== exp/ember ==
==> flow/design.v <==
module HandwashSensor(
    input clk,
    input reset,
    input acceptLeftHandDistance,
    input [15:0] leftHandDistance,
    input acceptLeftHandGain,
    input [7:0] leftHandGain,
    input acceptRightHandDistance,
    input [15:0] rightHandDistance,
    input acceptRightHandGain,
    input [7:0] rightHandGain,
    output waterOn
);
reg [15:0] leftHandDistanceHeld;
 always@(posedge clk)  begin
     if(reset)
         leftHandDistanceHeld <= 0;
     else if(acceptLeftHandDistance)
         leftHandDistanceHeld <= leftHandDistance;
     else
         leftHandDistanceHeld <= leftHandDistanceHeld;
 end
reg [7:0] leftHandGainHeld;
 always@(posedge clk)  begin
     if(reset)
         leftHandGainHeld <= 0;
     else if(acceptLeftHandGain)
         leftHandGainHeld <= leftHandGain;
     else
         leftHandGainHeld <= leftHandGainHeld;
 end
reg [15:0] rightHandDistanceHeld;
 always@(posedge clk)  begin
     if(reset)
         rightHandDistanceHeld <= 0;
     else if(acceptRightHandDistance)
         rightHandDistanceHeld <= rightHandDistance;
     else
         rightHandDistanceHeld <= rightHandDistanceHeld;
 end
reg [7:0] rightHandGainHeld;
 always@(posedge clk)  begin
     if(reset)
         rightHandGainHeld <= 0;
     else if(acceptRightHandGain)
         rightHandGainHeld <= rightHandGain;
     else
         rightHandGainHeld <= rightHandGainHeld;
 end
wire [15:0] leftHand;
 wire [23:0] leftHandDistanceHeld_Mult_leftHandGainHeld;
 DSP48_AxB dsp_leftHandDistanceHeld_Mult_leftHandGainHeld(
     .CLK(clk),
     .A({ {9{1'b0}}, leftHandDistanceHeld}),
     .B({ {10{1'b0}}, leftHandGainHeld}),
     .P(leftHandDistanceHeld_Mult_leftHandGainHeld)
 );
 reg [16:0] leftHandDistanceHeld_Mult_leftHandGainHeld_ShiftR_7;
 always@(posedge clk) begin
     if(reset)
         leftHandDistanceHeld_Mult_leftHandGainHeld_ShiftR_7 <= 0;
     else
         leftHandDistanceHeld_Mult_leftHandGainHeld_ShiftR_7 <= leftHandDistanceHeld_Mult_leftHandGainHeld >> 7;
 end
 assign leftHand = leftHandDistanceHeld_Mult_leftHandGainHeld_ShiftR_7;
wire [15:0] rightHand;
 wire [23:0] rightHandDistanceHeld_Mult_rightHandGainHeld;
 DSP48_AxB dsp_rightHandDistanceHeld_Mult_rightHandGainHeld(
     .CLK(clk),
     .A({ {9{1'b0}}, rightHandDistanceHeld}),
     .B({ {10{1'b0}}, rightHandGainHeld}),
     .P(rightHandDistanceHeld_Mult_rightHandGainHeld)
 );
 reg [16:0] rightHandDistanceHeld_Mult_rightHandGainHeld_ShiftR_7;
 always@(posedge clk) begin
     if(reset)
         rightHandDistanceHeld_Mult_rightHandGainHeld_ShiftR_7 <= 0;
     else
         rightHandDistanceHeld_Mult_rightHandGainHeld_ShiftR_7 <= rightHandDistanceHeld_Mult_rightHandGainHeld >> 7;
 end
 assign rightHand = rightHandDistanceHeld_Mult_rightHandGainHeld_ShiftR_7;
parameter threshold = 1500;
assign waterOn = leftHand != 0 && rightHand != 0 && (leftHand < threshold || rightHand < threshold);
endmodule
module DSP48_AxB
   (CLK,
    A,
    B,
    P);
  input CLK;
  input [24:0]A;
  input [17:0]B;
  output [42:0]P;
assign P = A*B;
endmodule
clock: 7.0 ns
lec_check: 0
cap_margin: 20
cell_pad_in_sites_detail_placement: 1
core_aspect_ratio: 1.17
core_margin: 10
core_utilization: 35
cts_cluster_size: 78
gpl_routability_driven: 0
gpl_timing_driven: 0
max_routing_layer: met4
place_density_lb_addon: 0.25
slew_margin: 20
run.sh (not shown) runs the stock make flow with config.mk's settings and CLKGATE_MAP_FILE=.
--- input diff exp/ember..exp/quartz ---
# exp/ember
export LEC_CHECK = 0
export CAP_MARGIN = 20
export CELL_PAD_IN_SITES_DETAIL_PLACEMENT = 1
export CORE_ASPECT_RATIO = 1.17
export CORE_MARGIN = 10
export CORE_UTILIZATION = 35
export CTS_CLUSTER_SIZE = 78
export GPL_ROUTABILITY_DRIVEN = 0
export GPL_TIMING_DRIVEN = 0
export MAX_ROUTING_LAYER = met4
export PLACE_DENSITY_LB_ADDON = 0.25
export SLEW_MARGIN = 20
create_clock -name core_clock -period 7.0 [get_ports {clk}]
# exp/quartz
export LEC_CHECK = 0
export CAP_MARGIN = 20
export CORE_ASPECT_RATIO = 0.5
export CORE_MARGIN = 8
export CORE_UTILIZATION = 40
export SLEW_MARGIN = 20
export TNS_END_PERCENT = 15
create_clock -name core_clock -period 7.0 [get_ports {clk}]
Notes after the runs:
The die size reported for exp/quartz is smaller than that of exp/ember by 5200 µm². Diff exp/quartz and exp/ember: register share of the cell area lower in exp/ember. Comparing exp/quartz and exp/ember, the higher global routing met3 resource utilization is on exp/quartz. Compared to exp/ember, exp/quartz shows a wider setup margin. Switching power share of the total was higher in exp/quartz than in exp/ember. Layout overhead on the synthesized area: exp/quartz and exp/ember compared, lower one is exp/quartz.


Starts from the design.v that is shown in full above.
==> flow/config.mk <==
export PLATFORM = sky130hd
export DESIGN_NAME = HandwashSensor
export DESIGN_NICKNAME = HandwashSensor
export VERILOG_FILES = /design/flow/design.v
export SDC_FILE = /design/flow/constraint.sdc
export NUM_CORES = 4
export LEC_CHECK = 0
export CAP_MARGIN = 40
export CORE_MARGIN = 10
export CORE_UTILIZATION = 40
export GPL_ROUTABILITY_DRIVEN = 0
export HOLD_SLACK_MARGIN = 0.29
export PLACE_DENSITY = 0.53
export SETUP_SLACK_MARGIN = 1.5
export SLEW_MARGIN = 20
==> flow/constraint.sdc <==
create_clock -name core_clock -period 7.0 [get_ports {clk}]
set_input_delay 1.4000 -clock core_clock [delete_from_list [all_inputs] [get_ports {clk}]]
set_output_delay 1.4000 -clock core_clock [all_outputs]
set_load 0.01 [all_outputs]
The first run passed the timing, design-rule and antenna checks.
Change:
==> flow/config.mk (replaced) <==
export PLATFORM = sky130hd
export DESIGN_NAME = HandwashSensor
export DESIGN_NICKNAME = HandwashSensor
export VERILOG_FILES = /design/flow/design.v
export SDC_FILE = /design/flow/constraint.sdc
export NUM_CORES = 4
export LEC_CHECK = 0
export CAP_MARGIN = 20
export CORE_ASPECT_RATIO = 0.5
export CORE_MARGIN = 2
export CORE_UTILIZATION = 59
export SLEW_MARGIN = 20
After rerunning: The new run went through all stages and came out clean; routed wire length came out lower slightly; synthesized cell count is unchanged; combinational power hardly moves; power came out higher by a few percent; setup slack improved by 62 ps.


Setup of run A:
Starts from the design.v that is shown in full above.
Settings: LEC_CHECK=0, CAP_MARGIN=35, CORE_ASPECT_RATIO=1.03, CORE_MARGIN=2, CORE_UTILIZATION=72, CTS_CLUSTER_DIAMETER=47, CTS_CLUSTER_SIZE=78, GPL_ROUTABILITY_DRIVEN=1, GPL_TIMING_DRIVEN=1, MAX_ROUTING_LAYER=met5, PLACE_DENSITY=0.66, SETUP_SLACK_MARGIN=0.6, SLEW_MARGIN=30, TNS_END_PERCENT=80; clock period 4.51 ns.
[run A] flow finished | final checks: failed | reasons: setup timing
diff inputs: run A => run B
Settings: CORE_ASPECT_RATIO: 1.03 -> unset; GPL_TIMING_DRIVEN: 1 -> unset; SLEW_MARGIN: 30 -> 20; GPL_ROUTABILITY_DRIVEN: 1 -> unset; MAX_ROUTING_LAYER: met5 -> unset; CTS_CLUSTER_DIAMETER: 47 -> 98; CTS_CLUSTER_SIZE: 78 -> 20; SETUP_SLACK_MARGIN: 0.6 -> unset; CAP_MARGIN: 35 -> 20; TNS_END_PERCENT: 80 -> unset; the clock period (ns, I/O delays scaled along): 4.51 -> 4.4.
Findings:
- Status run B: flow complete, layout not clean - capacitance limit, slew limit, setup timing
- Finished, but not clean: run A, with setup timing.
- Routed wire length: run B vs run A up about 30%
- Combinational power: run B vs run A up 19%
- Relative to run A, the leakage power of run B is higher by 2.8%.
- Status: flip-flop count parity (run A, run B)
Input-level comparison between run C and run B:
Settings: removing CTS_CLUSTER_SIZE (formerly 20); setting SETUP_SLACK_MARGIN to 0.45 for the first time; changing CTS_CLUSTER_DIAMETER from 98 to 54; removing PLACE_DENSITY (formerly 0.66); changing the clock period (ns, I/O delays scaled along) from 4.4 to 5.41.
==> comparison <==
- Run C | status: complete | timing, DRC, antenna: pass
- [run C] total routing resource utilization after global routing fell 13 points relative to run B
- Delta (run C minus run B): final standard cell utilization of the core decreased by 14 points relative to the old numbers; wire length lower; worst-case setup margin in the final layout went up by 1.13 ns; global-route wire length before repair shows a reduction of about 28%.
- Run C ends up with higher clock distribution area overhead in the final layout than run B does.
## Diff of input files: run D against run C
Settings: ABC_AREA: unset -> 1; CTS_CLUSTER_DIAMETER: 54 -> 400; CTS_CLUSTER_SIZE: unset -> 96; SETUP_SLACK_MARGIN: 0.45 -> unset; the clock period (ns, I/O delays scaled along): 5.41 -> 4.24.
### Flow results
Finished, but not clean: run D, with setup timing.
Summary: with run C as the reference, cell area in run D moved up by more than 10%.
When the final numbers for run C and run D were put side by side, the die size turned out to be greater in run D.
NOTE global-route wire length before repair run C->run D increased by more than a quarter
| power | run D vs run C | worse |
Worst-path maximum fanout, run C and run D: larger value in run C
Changes observed in run D relative to run C: clock network power share lower; number of multi-input combinational cells in the layout now sits higher; global-route usage rose 5.8 points; worst ir drop on vdd went up by 23%.
Run C reports its worst setup path startpoint as rightHandGainHeld[4]$_SDFFE_PP0P_ while run D reports leftHandGainHeld[2]$_SDFFE_PP0P_.
Of run C and run D, run C shows the higher adder and majority cell fraction of the synthesized area, with run D below it.


RTL: the design.v shown in full above, as it stands there.
make LEC_CHECK=0 ABC_AREA=1 CAP_MARGIN=0 CORE_MARGIN=2 CORE_UTILIZATION=72 CTS_CLUSTER_DIAMETER=400 CTS_CLUSTER_SIZE=96 SETUP_SLACK_MARGIN=0.64 SLEW_MARGIN=20 TNS_END_PERCENT=10 finish   # period 4.24 ns
Rerun with:
- CAP_MARGIN: 0 -> 20
- CORE_UTILIZATION: 72 -> 67
- CTS_CLUSTER_DIAMETER: 400 -> not set
- CTS_CLUSTER_SIZE: 96 -> not set
- SETUP_SLACK_MARGIN: 0.64 -> not set
- TNS_END_PERCENT: 10 -> not set
- clock period: 4.24 -> 4.46 ns (I/O delays scaled with it)
Total power shrinks by 16%.
Global-route usage shrinks by 5.7 points.
Wire length goes down by 11%.
Worst setup slack stays flat.
Cell area went down by 6.8%.
Sequential power fell by 3.9%.
Synthesized cell count does not change.
Utilization goes down by 11 points.
Register-to-register slack barely changes.
Combinational power falls by 26%.
Rerun with:
- ABC_AREA: 1 -> not set
- CORE_UTILIZATION: 67 -> 65
- clock period: 4.46 -> 5.41 ns (I/O delays scaled with it)
Via count shrinks by 22%.
Routed wire length came out lower by 16%.
Sequential power fell by 22%.
Critical path depth came out lower by 4.
Worst hold slack improved by 73 ps.
Synthesized area is lower by 7.3%.
Count of clock-buffer cells in the layout stays the same.
Combinational power went down by 58%.
Rerun with:
- CORE_UTILIZATION: 65 -> 67
- CTS_CLUSTER_DIAMETER: not set -> 98
- clock period: 5.41 -> 4.4 ns (I/O delays scaled with it)
Effect:
- The new run completed and failed the layout checks on setup timing
- cell count is higher by 7.5%
- sequential share of layout area goes down by 1.3 points
- worst setup slack loses 470 ps
- clock skew climbs by 5.1 ps
- sequential power grows by 19%
- routed wire length went up by 22%
- critical path depth is unchanged
- combinational power rises by about 80%
- via count increases by about 12%
- flip-flop count does not change


## job 7534
RTL: the design.v shown in full above, as it stands there.
clock: 5.18 ns
lec_check: 0
cap_margin: 20
core_margin: 2
core_utilization: 48
slew_margin: 20
No stage failed in job 7534, and the final checks on the layout all came back clean.
Input changes introduced in job 2338 (baseline for comparison: job 7534):
- CORE_UTILIZATION now 40, was 48
- the clock period (ns, I/O delays scaled along) now 7.0, was 5.18
Notes after the runs:
Job 7534 → job 2338: met1 usage in global routing shows a reduction of 4.6 points; highest ir drop seen on vdd down about 37%; setup slack higher; cell area decreased by about 0.8% relative to the old numbers; clock network area share went down by 0.24 points.
### job 2338 -> job 3492
- a change of CORE_MARGIN from 2 to 8
- an added CORE_ASPECT_RATIO of 0.5
- a change of CORE_UTILIZATION from 40 to 67
- an added TNS_END_PERCENT of 15
### Flow results
For the first-pass detailed-route iteration total, job 3492 came in 1 higher than job 2338 did. Going from job 2338 to job 3492, fraction of power spent switching nets lower, combinational group share of total power +0.8 points, power share of the sequential group went up by 0.5 points, fraction of area in registers now sits higher. Job 3492 vs job 2338, instance count: job 3492 lower. Going from job 2338 to job 3492, hold slack went up by 0.0092 ns; signed area change from the synthesized netlist to the final layout went down by 1.6 points; period utilization went up by 0.48 points; worst setup slack went down by 0.034 ns.
Input-level comparison between job 308 and job 3492:
- CORE_MARGIN changed from 8 to 10
- CORE_UTILIZATION changed from 67 to 40
- CORE_ASPECT_RATIO removed (was 0.5)
- PLACE_DENSITY newly set to 0.53
- TNS_END_PERCENT removed (was 15)
- HOLD_SLACK_MARGIN newly set to 0.29
## What came out
- Job 308: full flow OK, the timing, design-rule and antenna checks passed
- On job 308: number of instances in the placed design is 9.3% higher than what job 3492 gave.
- Summary of job 308 over job 3492: global-route met3 utilization down 4.0 points; share of the final layout cell area in multi-input gates down 1.2 points.
> inputs changed (job 308 -> job 6872)
- setting CORE_ASPECT_RATIO to 1.17 for the first time
- removing HOLD_SLACK_MARGIN (formerly 0.29)
- setting MAX_ROUTING_LAYER to met4 for the first time
- setting PLACE_DENSITY_LB_ADDON to 0.25 for the first time
- removing PLACE_DENSITY (formerly 0.53)
- changing CAP_MARGIN from 20 to 30
- setting CTS_CLUSTER_SIZE to 78 for the first time
- setting CELL_PAD_IN_SITES_DETAIL_PLACEMENT to 1 for the first time
- setting GPL_ROUTABILITY_DRIVEN to 0 for the first time
Results
[job 6872] horizontal die dimension fell 6.7% relative to job 308
Job 6872: done, clean on timing, DRC and antenna
Going from job 308 to job 6872, final worst-path setup slack grows by 0.0071 ns.
Job 6872 ends up with a switching fraction of total power that is 4.8 points higher than in job 308.
Job 6872 reports its power group with the largest share as sequential cells while job 308 reports the clock network.
NOTE: final-layout clock-cell area share in job 6872 falls short of that of job 308
Between job 6872 and job 308, the final cell count figures differ only marginally.
On job 6872: worst max-slew margin expressed relative to the limit is 6.6 points higher than what job 308 gave.
| global-route usage | lower: job 308 |
On combinational power: job 6872 sits above job 308.


// HandwashSensor: RTL as listed in full above, without the edits since
export LEC_CHECK = 0
export CAP_MARGIN = 20
export CORE_MARGIN = 2
export CORE_UTILIZATION = 72
export CTS_CLUSTER_DIAMETER = 98
export CTS_CLUSTER_SIZE = 80
export PLACE_DENSITY = 0.66
export SLEW_MARGIN = 20
create_clock -name core_clock -period 4.4 [get_ports {clk}]
The first run completed, yet does not pass: max-capacitance violations, max-slew violations, negative setup slack.
Change:
- CTS_CLUSTER_SIZE: 80 -> 22
- PLACE_DENSITY: 0.66 -> 0.91
After rerunning: This time the run died in global routing. Die area is unchanged. Synthesized cell count is unchanged. Area after synthesis stays the same.
Change:
- CORE_UTILIZATION: 72 -> 40
- CTS_CLUSTER_DIAMETER: 98 -> unset
- CTS_CLUSTER_SIZE: 22 -> unset
- PLACE_DENSITY: 0.91 -> unset
- clock period: 4.4 -> 5.18 ns (I/O delays scaled with it)
Effect:
- The new run ran to the end with no violations
- die size climbs by about 80%
- area after synthesis is unchanged
- synthesized cell count does not change
Change:
- CELL_PAD_IN_SITES_DETAIL_PLACEMENT: unset -> 1
- CORE_ASPECT_RATIO: unset -> 1.6
- clock period: 5.18 -> 7.0 ns (I/O delays scaled with it)
After rerunning: The new run produced a clean layout. Design area went down by about 1.5%. Sequential power shrinks by 24%. Die area is about the same. Sequential cell count stays the same. Power is lower by 26%.


RTL: the design.v shown in full above, as it stands there.
make LEC_CHECK=0 CAP_MARGIN=35 CORE_ASPECT_RATIO=1.71 CORE_MARGIN=2 CORE_UTILIZATION=58 CTS_CLUSTER_SIZE=78 GPL_ROUTABILITY_DRIVEN=1 GPL_TIMING_DRIVEN=1 MAX_ROUTING_LAYER=met5 PLACE_DENSITY_LB_ADDON=0.08 SETUP_SLACK_MARGIN=-0.35 SLEW_MARGIN=30 TNS_END_PERCENT=20 finish   # period 4.63 ns
The starting point reached the layout checks and failed them: setup timing.
Edit:
CORE_ASPECT_RATIO = 1.95   (was 1.71)
CORE_UTILIZATION = 35   (was 58)
CTS_CLUSTER_DIAMETER = 392   (was not set)
CTS_CLUSTER_SIZE = 98   (was 78)
GPL_ROUTABILITY_DRIVEN = 0   (was 1)
SLEW_MARGIN = 0   (was 30)
clock period = 5.46 ns   (was 4.63 ns; I/O delays follow)
Outcome:
- Now the flow finished clean
- via count came out lower by a few percent
- combinational power came out lower by a quarter to a third
- hold slack gains 0.065 ns
- clock power came out lower by roughly a tenth
- cell count came out higher by a few percent
Edit:
CORE_ASPECT_RATIO = 0.5   (was 1.95)
CORE_UTILIZATION = 55   (was 35)
CTS_CLUSTER_DIAMETER = 361   (was 392)
CTS_CLUSTER_SIZE = 78   (was 98)
What happened: The new run went through all stages and came out clean. Setup slack gets worse by 0.058 ns. Non-clock buffer count went down by 5. Utilization rose by 22 points. Die area goes down by 36%. Worst hold slack gets better by 0.022 ns.
Edit:
CORE_ASPECT_RATIO = 0.76   (was 0.5)
CORE_UTILIZATION = 58   (was 55)
CTS_CLUSTER_DIAMETER = not set   (was 361)
GPL_ROUTABILITY_DRIVEN = 1   (was 0)
SLEW_MARGIN = 30   (was 0)
clock period = 4.51 ns   (was 5.46 ns; I/O delays follow)
Outcome:
- The changed run completed and failed the layout checks on setup timing
- fmax rose by roughly a tenth
- wire length rises slightly
- die size decreases by a few percent
- setup slack loses 0.49 ns
- hold slack gets worse by 0.067 ns
Edit:
CORE_UTILIZATION = 35   (was 58)
GPL_ROUTABILITY_DRIVEN = 0   (was 1)
SLEW_MARGIN = 0   (was 30)
clock period = 5.46 ns   (was 4.51 ns; I/O delays follow)
=> The new run ran to the end with no violations; combinational power went down by 33%; synthesized cell count does not change; via count went down by 6.4%.
Power is estimated from default activity; no workload was simulated.
